Design USER_PRJ1, start of the top module:
module USER_PRJ1 #( parameter pADDR_WIDTH   = 12,
                   parameter pDATA_WIDTH   = 32
                 )
(
  output wire                        awready,
  output wire                        arready,
  output wire                        wready,
  output wire                        rvalid,
  output wire  [(pDATA_WIDTH-1) : 0] rdata,
  input  wire                        awvalid,
  input  wire                [11: 0] awaddr,
  input  wire                        arvalid,
  input  wire                [11: 0] araddr,
  input  wire                        wvalid,
  input  wire  [(pDATA_WIDTH-1) : 0] wdata,
  input  wire                        rready,
  input  wire                        ss_tvalid,
  input  wire  [(pDATA_WIDTH-1) : 0] ss_tdata,
  input  wire                        sm_tready,
  output wire                        ss_tready,
  output wire                        sm_tvalid,
  output wire  [(pDATA_WIDTH-1) : 0] sm_tdata,
  input  wire                        axi_clk,
  input  wire                        axi_reset_n
);
wire [3:0]  tap_WE;
wire        tap_EN;
wire [11:0] tap_A;
wire [31:0] tap_Di, tap_Do;
bram11 tap_ram(
  ...
clock: 6.44 ns
lec_check: 0
cap_margin: 5
core_margin: 2
core_utilization: 72
cts_cluster_size: 42
place_density: 0.65
setup_slack_margin: 1.14
slew_margin: 20
run.sh (not shown) runs the stock make flow with config.mk's settings and CLKGATE_MAP_FILE=.
The starting point completed and failed the layout checks on setup timing.
Rerun with:
- CAP_MARGIN: 5 -> 20
- CORE_UTILIZATION: 72 -> 31
- CTS_CLUSTER_SIZE: 42 -> unset
- PLACE_DENSITY: 0.65 -> unset
- SETUP_SLACK_MARGIN: 1.14 -> unset
- clock period: 6.44 -> 8.59 ns (I/O delays scaled with it)
With this change the flow finished with timing, DRC and antenna clean.
Maximum frequency drops by about 13%.
Synthesized area stays the same.
Final cell count came out higher by about 18%.
Design area falls by 3.0%.
Rerun with:
- CORE_UTILIZATION: 31 -> 56
- SETUP_SLACK_MARGIN: unset -> 1.69
- clock period: 8.59 -> 6.36 ns (I/O delays scaled with it)
What happened: This time the run reached the layout checks and failed them: setup timing. Register-to-register slack is worse by 1.1 ns. Synthesized area does not change. Worst setup slack is worse by 1.1 ns. Final cell count falls by 9.9%. Maximum frequency rises by 15%. Clock-buffer cell count falls by 5. Utilization rises by 32 points. Non-clock buffer count rises by 278.
Rerun with:
- CORE_UTILIZATION: 56 -> 40
- SETUP_SLACK_MARGIN: 1.69 -> unset
- clock period: 6.36 -> 8.59 ns (I/O delays scaled with it)
Result: The changed run went through all stages and came out clean. Via count drops by 3.3%. Sequential cell count does not change. Count of clock-buffer cells in the layout drops by 9. Worst hold slack got worse by 0.012 ns. Synthesized area is unchanged. Wire length drops by 1.8%.

* * *

Setup of old:
Starting RTL as in the previous note.
// USER_PRJ1
module USER_PRJ1 #( parameter pADDR_WIDTH   = 12,
                   parameter pDATA_WIDTH   = 32
                 )
(
  output wire                        awready,
  output wire                        arready,
  output wire                        wready,
  output wire                        rvalid,
  output wire  [(pDATA_WIDTH-1) : 0] rdata,
  input  wire                        awvalid,
  input  wire                [11: 0] awaddr,
  input  wire                        arvalid,
  input  wire                [11: 0] araddr,
  input  wire                        wvalid,
  input  wire  [(pDATA_WIDTH-1) : 0] wdata,
  input  wire                        rready,
  input  wire                        ss_tvalid,
  input  wire  [(pDATA_WIDTH-1) : 0] ss_tdata,
  input  wire                        sm_tready,
  output wire                        ss_tready,
  output wire                        sm_tvalid,
  output wire  [(pDATA_WIDTH-1) : 0] sm_tdata,
  input  wire                        axi_clk,
  input  wire                        axi_reset_n
);
Settings: LEC_CHECK=0, CAP_MARGIN=20, CORE_MARGIN=2, CORE_UTILIZATION=72, CTS_CLUSTER_SIZE=37, PLACE_DENSITY=0.65, SETUP_SLACK_MARGIN=-0.49, SLEW_MARGIN=20; clock period 4.87 ns.
old: flow complete, layout not clean; failing: negative setup slack
diff inputs: old => new
- clearing PLACE_DENSITY, which used to be 0.65
- clearing SETUP_SLACK_MARGIN, which used to be -0.49
- swapping 72 for 40 in CORE_UTILIZATION
- clearing CTS_CLUSTER_SIZE, which used to be 37
- swapping 4.87 for 9.0 in the clock period (ns, I/O delays scaled along)
Findings:
Having completed the whole flow, new delivered a layout that passed the timing, design-rule and antenna checks.
The post-detailed-placement half-perimeter wirelength of new falls short of that of old by 4200 um.
fa_1 as the cell with the largest stage delay on the worst path was reported by old, and dfxtp_1 by new.
Between new and old, it is new whose final area is lower, by 4.0%.
Sort new and old by core utilization, descending, and old comes first.

* * *

USER_PRJ1 again, from the RTL that the note above started with.
==> flow/config.mk <==
export PLATFORM = sky130hd
export DESIGN_NAME = USER_PRJ1
export DESIGN_NICKNAME = USER_PRJ1
export VERILOG_FILES = /design/flow/design.v
export SDC_FILE = /design/flow/constraint.sdc
export NUM_CORES = 4
export LEC_CHECK = 0
export CAP_MARGIN = 20
export CORE_MARGIN = 2
export CORE_UTILIZATION = 68
export CTS_CLUSTER_DIAMETER = 45
export CTS_CLUSTER_SIZE = 23
export HOLD_SLACK_MARGIN = -0.09
export SETUP_SLACK_MARGIN = 2.82
export SLEW_MARGIN = 20
export TNS_END_PERCENT = 5
==> flow/constraint.sdc <==
create_clock -name core_clock -period 10.2 [get_ports {axi_clk}]
set_input_delay 2.0400 -clock core_clock [delete_from_list [all_inputs] [get_ports {axi_clk}]]
set_output_delay 2.0400 -clock core_clock [all_outputs]
set_load 0.01 [all_outputs]
The baseline finished clean.
Then changed:
ABC_AREA = 0   (was unset)
CORE_UTILIZATION = 72   (was 68)
CTS_CLUSTER_DIAMETER = unset   (was 45)
CTS_CLUSTER_SIZE = 44   (was 23)
HOLD_SLACK_MARGIN = unset   (was -0.09)
PLACE_DENSITY = 0.36   (was unset)
SETUP_SLACK_MARGIN = unset   (was 2.82)
TNS_END_PERCENT = unset   (was 5)
clock period = 4.86 ns   (was 10.2 ns; I/O delays follow)
Effect: This time the run finished but fails on setup timing. Wire length grows by about 4%. Worst setup slack gets worse by 5.0 ns.
Then changed:
ABC_AREA = unset   (was 0)
CORE_UTILIZATION = 56   (was 72)
CTS_CLUSTER_SIZE = unset   (was 44)
PLACE_DENSITY = unset   (was 0.36)
SETUP_SLACK_MARGIN = 2.82   (was unset)
clock period = 10.2 ns   (was 4.86 ns; I/O delays follow)
Outcome:
- The new run passed the timing, design-rule and antenna checks
- wire length is about the same
- global-route usage decreases by 9.3 points
- non-clock buffer count decreases by 192
- count of clock-buffer cells in the layout increases by 18
- area after synthesis does not change
- sequential share of layout area increases by 1.4 points
- critical path depth increases by 3
- core utilization decreases by 21 points
- synthesized cell count does not change
Then changed:
ABC_AREA = 1   (was unset)
CORE_UTILIZATION = 51   (was 56)
SETUP_SLACK_MARGIN = unset   (was 2.82)
TNS_END_PERCENT = 10   (was unset)
clock period = 5.78 ns   (was 10.2 ns; I/O delays follow)
With this change the flow ran to the end with violations: setup timing.
Area after synthesis grows by about 5%.
Utilization shrinks by 3.7 points.
Design area grows by 8.7%.
Die size grows by 15%.
Global-route usage shrinks by 1.4 points.
Via count grows by about 21%.
Routed wire length grows by 8.6%.
Then changed:
ABC_AREA = unset   (was 1)
CORE_UTILIZATION = 72   (was 51)
CTS_CLUSTER_SIZE = 43   (was unset)
PLACE_DENSITY = 0.66   (was unset)
SETUP_SLACK_MARGIN = 1.72   (was unset)
TNS_END_PERCENT = unset   (was 10)
clock period = 5.99 ns   (was 5.78 ns; I/O delays follow)
What happened: The new run ran to the end with violations: setup timing. Fmax drops by 9.6%. Via count drops by 9.1%. Hold slack improves by 0.015 ns. Die area drops by 32%. Wire length drops by 0.88%. Worst setup slack degrades by 0.49 ns. Core utilization climbs by 26 points. Sequential share of layout area climbs by 1.6 points.
